==> v13 <==
==> flow/design.v <==
module exponent_multiplier (
    i_clk, i_rst_n,
    i_load, i_start, i_select,
    i_A, i_B,
    o_done, led_select, o_P,
	seg_i_A_ten, seg_i_A_unit, 
	seg_i_B_ten, seg_i_B_unit, 
	seg_o_P_thousand, seg_o_P_hundred, seg_o_P_ten, seg_o_P_unit
);
    input wire i_clk, i_rst_n;
    input wire i_load, i_start, i_select;
    input [3:0] i_A, i_B;
    output reg o_done, led_select;
    output reg [29:0] o_P;
	output reg [6:0] seg_i_A_ten, seg_i_A_unit;
	output reg [6:0] seg_i_B_ten, seg_i_B_unit;
	output reg [6:0] seg_o_P_thousand, seg_o_P_hundred, seg_o_P_ten, seg_o_P_unit;
    parameter IDLE = 3'b000, LOAD = 3'b001, CALC = 3'b010, FINISH = 3'b011;
    reg [2:0] current_state;
    reg [3:0] reg_A, reg_B;
	reg [3:0] led_reg_A, led_reg_B;
    reg [19:0] reg_A_shift;
    reg [29:0] reg_P_exp;
    reg [7:0] reg_P_mul;
    reg [3:0] counter_exp;
    reg [2:0] index_bit_B;
    reg exp_done, mul_done;
    always @(posedge i_clk or negedge i_rst_n) begin
        if (!i_rst_n) begin
            reg_A <= 4'b0;
            reg_B <= 4'b0;
            reg_P_exp <= 30'b1;
            reg_P_mul <= 8'b0;
            reg_A_shift <= 20'b0;
			led_reg_A <= 4'b0;	
			led_reg_B <= 4'b0;	
            o_done <= 0;
			led_select <= 0;
            o_P <= 30'b0;
            counter_exp <= 4'b0;
            index_bit_B <= 3'b0;
            exp_done <= 0;
            mul_done <= 0;
            current_state <= IDLE;
        end
        else begin
            case (current_state)
                IDLE: begin
                    reg_A <= 4'b0;
                    reg_B <= 4'b0;
                    reg_P_exp <= 30'b1;
                    reg_P_mul <= 8'b0;
                    reg_A_shift <= 20'b0;
                    o_done <= 0;
					led_select <= 0;
                    o_P <= 30'b0;
                    counter_exp <= 4'b0;
                    index_bit_B <= 3'b0;
                    exp_done <= 0;
                    mul_done <= 0;
                    if (!i_load) begin 
                        reg_A <= i_A;
						led_reg_A <= i_A;
                        reg_B <= i_B;
						led_reg_B <= i_B;
                        reg_A_shift <= {16'b0, i_A};
                        current_state <= LOAD;
                    end                    
                end    
                LOAD: begin                    
                    current_state <= (!i_start) ? CALC : LOAD;
                end
                CALC: begin
                    if (i_start) begin
                        if (!exp_done) begin
                            if (counter_exp < reg_B) begin
                                reg_P_exp <= reg_P_exp * reg_A;
                                counter_exp <= counter_exp + 1;
                            end
                            else begin
                                exp_done <= 1;
                            end
                        end
                        if (!mul_done) begin
                            if (index_bit_B < 4) begin
                                if (reg_B[index_bit_B]) begin
                                    reg_P_mul <= reg_P_mul + reg_A_shift[7:0];
                                end
                                reg_A_shift <= reg_A_shift << 1;
                                index_bit_B <= index_bit_B + 1;
                            end
                            else begin
                                mul_done <= 1;
                            end
                        end
                        if (exp_done && mul_done) begin
                            current_state <= FINISH;
                        end
                    end
                end
                FINISH: begin
                    o_done <= 1;
                    led_select <= !i_select;
                    if (!i_select) begin
                        o_P <= reg_P_exp;
                    end
                    else if (i_select) begin
                        o_P <= {22'b0, reg_P_mul};
                    end
                    if (!i_start) begin
                        current_state <= IDLE;
                    end
                end
            endcase
        end
    end
	always @(*) begin                 
		case (led_reg_A % 10)
			4'd0: seg_i_A_unit = 7'b1000000;
			4'd1: seg_i_A_unit = 7'b1111001;
			4'd2: seg_i_A_unit = 7'b0100100;
			4'd3: seg_i_A_unit = 7'b0110000;
			4'd4: seg_i_A_unit = 7'b0011001;
			4'd5: seg_i_A_unit = 7'b0010010;
			4'd6: seg_i_A_unit = 7'b0000010;
			4'd7: seg_i_A_unit = 7'b1111000;
			4'd8: seg_i_A_unit = 7'b0000000;
			4'd9: seg_i_A_unit = 7'b0010000;
			default: seg_i_A_unit = 7'b1000000;
		endcase
		case (led_reg_A / 10)
			4'd0: seg_i_A_ten = 7'b1000000;
			4'd1: seg_i_A_ten = 7'b1111001;
			4'd2: seg_i_A_ten = 7'b0100100;
			4'd3: seg_i_A_ten = 7'b0110000;
			4'd4: seg_i_A_ten = 7'b0011001;
			4'd5: seg_i_A_ten = 7'b0010010;
			4'd6: seg_i_A_ten = 7'b0000010;
			4'd7: seg_i_A_ten = 7'b1111000;
			4'd8: seg_i_A_ten = 7'b0000000;
			4'd9: seg_i_A_ten = 7'b0010000;
			default: seg_i_A_ten = 7'b1000000;
		endcase
		case (led_reg_B % 10)
			4'd0: seg_i_B_unit = 7'b1000000;
			4'd1: seg_i_B_unit = 7'b1111001;
			4'd2: seg_i_B_unit = 7'b0100100;
			4'd3: seg_i_B_unit = 7'b0110000;
			4'd4: seg_i_B_unit = 7'b0011001;
			4'd5: seg_i_B_unit = 7'b0010010;
			4'd6: seg_i_B_unit = 7'b0000010;
			4'd7: seg_i_B_unit = 7'b1111000;
			4'd8: seg_i_B_unit = 7'b0000000;
			4'd9: seg_i_B_unit = 7'b0010000;
			default: seg_i_B_unit = 7'b1000000;
		endcase
		case (led_reg_B / 10)
			4'd0: seg_i_B_ten = 7'b1000000;
			4'd1: seg_i_B_ten = 7'b1111001;
			4'd2: seg_i_B_ten = 7'b0100100;
			4'd3: seg_i_B_ten = 7'b0110000;
			4'd4: seg_i_B_ten = 7'b0011001;
			4'd5: seg_i_B_ten = 7'b0010010;
			4'd6: seg_i_B_ten = 7'b0000010;
			4'd7: seg_i_B_ten = 7'b1111000;
			4'd8: seg_i_B_ten = 7'b0000000;
			4'd9: seg_i_B_ten = 7'b0010000;
			default: seg_i_B_ten = 7'b1000000;
		endcase
		case (o_P % 10)
			4'd0: seg_o_P_unit = 7'b1000000;
			4'd1: seg_o_P_unit = 7'b1111001;
			4'd2: seg_o_P_unit = 7'b0100100;
			4'd3: seg_o_P_unit = 7'b0110000;
			4'd4: seg_o_P_unit = 7'b0011001;
			4'd5: seg_o_P_unit = 7'b0010010;
			4'd6: seg_o_P_unit = 7'b0000010;
			4'd7: seg_o_P_unit = 7'b1111000;
			4'd8: seg_o_P_unit = 7'b0000000;
			4'd9: seg_o_P_unit = 7'b0010000;
			default: seg_o_P_unit = 7'b1000000;
		endcase
		case ((o_P / 10) % 10)
			4'd0: seg_o_P_ten = 7'b1000000;
			4'd1: seg_o_P_ten = 7'b1111001;
			4'd2: seg_o_P_ten = 7'b0100100;
			4'd3: seg_o_P_ten = 7'b0110000;
			4'd4: seg_o_P_ten = 7'b0011001;
			4'd5: seg_o_P_ten = 7'b0010010;
			4'd6: seg_o_P_ten = 7'b0000010;
			4'd7: seg_o_P_ten = 7'b1111000;
			4'd8: seg_o_P_ten = 7'b0000000;
			4'd9: seg_o_P_ten = 7'b0010000;
			default: seg_o_P_ten = 7'b1000000;
		endcase
		case ((o_P / 100) % 10)
			4'd0: seg_o_P_hundred = 7'b1000000;
			4'd1: seg_o_P_hundred = 7'b1111001;
			4'd2: seg_o_P_hundred = 7'b0100100;
			4'd3: seg_o_P_hundred = 7'b0110000;
			4'd4: seg_o_P_hundred = 7'b0011001;
			4'd5: seg_o_P_hundred = 7'b0010010;
			4'd6: seg_o_P_hundred = 7'b0000010;
			4'd7: seg_o_P_hundred = 7'b1111000;
			4'd8: seg_o_P_hundred = 7'b0000000;
			4'd9: seg_o_P_hundred = 7'b0010000;
			default: seg_o_P_hundred = 7'b1000000;
		endcase
		case ((o_P / 1000) % 10)
			4'd0: seg_o_P_thousand = 7'b1000000;
			4'd1: seg_o_P_thousand = 7'b1111001;
			4'd2: seg_o_P_thousand = 7'b0100100;
			4'd3: seg_o_P_thousand = 7'b0110000;
			4'd4: seg_o_P_thousand = 7'b0011001;
			4'd5: seg_o_P_thousand = 7'b0010010;
			4'd6: seg_o_P_thousand = 7'b0000010;
			4'd7: seg_o_P_thousand = 7'b1111000;
			4'd8: seg_o_P_thousand = 7'b0000000;
			4'd9: seg_o_P_thousand = 7'b0010000;
			default: seg_o_P_thousand = 7'b1000000;		
		endcase
    end
endmodule
==> flow/run.sh <==
#!/bin/bash
# the make line also repeats each setting of config.mk as NAME=value (left out here)
make -C /OpenROAD-flow-scripts/flow DESIGN_CONFIG=/design/flow/config.mk WORK_HOME=/design/flow/orfs CLKGATE_MAP_FILE= finish
==> flow/config.mk <==
export PLATFORM = sky130hd
export DESIGN_NAME = exponent_multiplier
export DESIGN_NICKNAME = exponent_multiplier
export VERILOG_FILES = /design/flow/design.v
export SDC_FILE = /design/flow/constraint.sdc
export NUM_CORES = 4
export LEC_CHECK = 0
export ABC_AREA = 1
export CAP_MARGIN = 10
export CORE_ASPECT_RATIO = 1.45
export CORE_MARGIN = 2
export CORE_UTILIZATION = 70
export CTS_CLUSTER_DIAMETER = 212
export CTS_CLUSTER_SIZE = 22
export MAX_ROUTING_LAYER = met4
export MIN_ROUTING_LAYER = met1
export SETUP_SLACK_MARGIN = 1.01
export SLEW_MARGIN = 20
export TNS_END_PERCENT = 25
==> flow/constraint.sdc <==
create_clock -name core_clock -period 47.8 [get_ports {i_clk}]
set_input_delay 9.5600 -clock core_clock [delete_from_list [all_inputs] [get_ports {i_clk}]]
set_output_delay 9.5600 -clock core_clock [all_outputs]
set_load 0.01 [all_outputs]
==> v10 (differences from v13) <==
CAP_MARGIN = 20   (was 10)
CORE_ASPECT_RATIO = not set   (was 1.45)
CORE_UTILIZATION = 40   (was 70)
CTS_CLUSTER_DIAMETER = not set   (was 212)
CTS_CLUSTER_SIZE = 16   (was 22)
MAX_ROUTING_LAYER = not set   (was met4)
MIN_ROUTING_LAYER = not set   (was met1)
PLACE_DENSITY = 0.92   (was not set)
SETUP_SLACK_MARGIN = not set   (was 1.01)
TNS_END_PERCENT = not set   (was 25)
==> flow/constraint.sdc (replaced) <==
create_clock -name core_clock -period 50.0 [get_ports {i_clk}]
set_input_delay 10.0000 -clock core_clock [delete_from_list [all_inputs] [get_ports {i_clk}]]
set_output_delay 10.0000 -clock core_clock [all_outputs]
set_load 0.01 [all_outputs]
==> summary of the runs <==
v13 stopped in global routing, error GRT-0116. v10 did not get past global routing on GRT-0232. In synthesized cell count, v10 and v13 do not differ. In synthesized area, v10 and v13 do not differ. Die area: v10 is larger than v13 (about 70%).
==> figures <==
metric	v13	v10
Post-CTS Setup Inserts	46	72
Outcome	stopped before the end	stopped before the end
Failing step	global routing	global routing
Width of the die	203 um	322 um
Die height	293 um	322 um
Standard-cell rows	106	116
Post-DP Area	49000 um2	43100 um2
Die outline area	59700 um2	104000 um2
Post-cts repair resize count	183	153
Core area	57300 um2	100000 um2
Number of cells in the design after placement	9093	8771
Post-DP HPWL	108000 um	95000 um
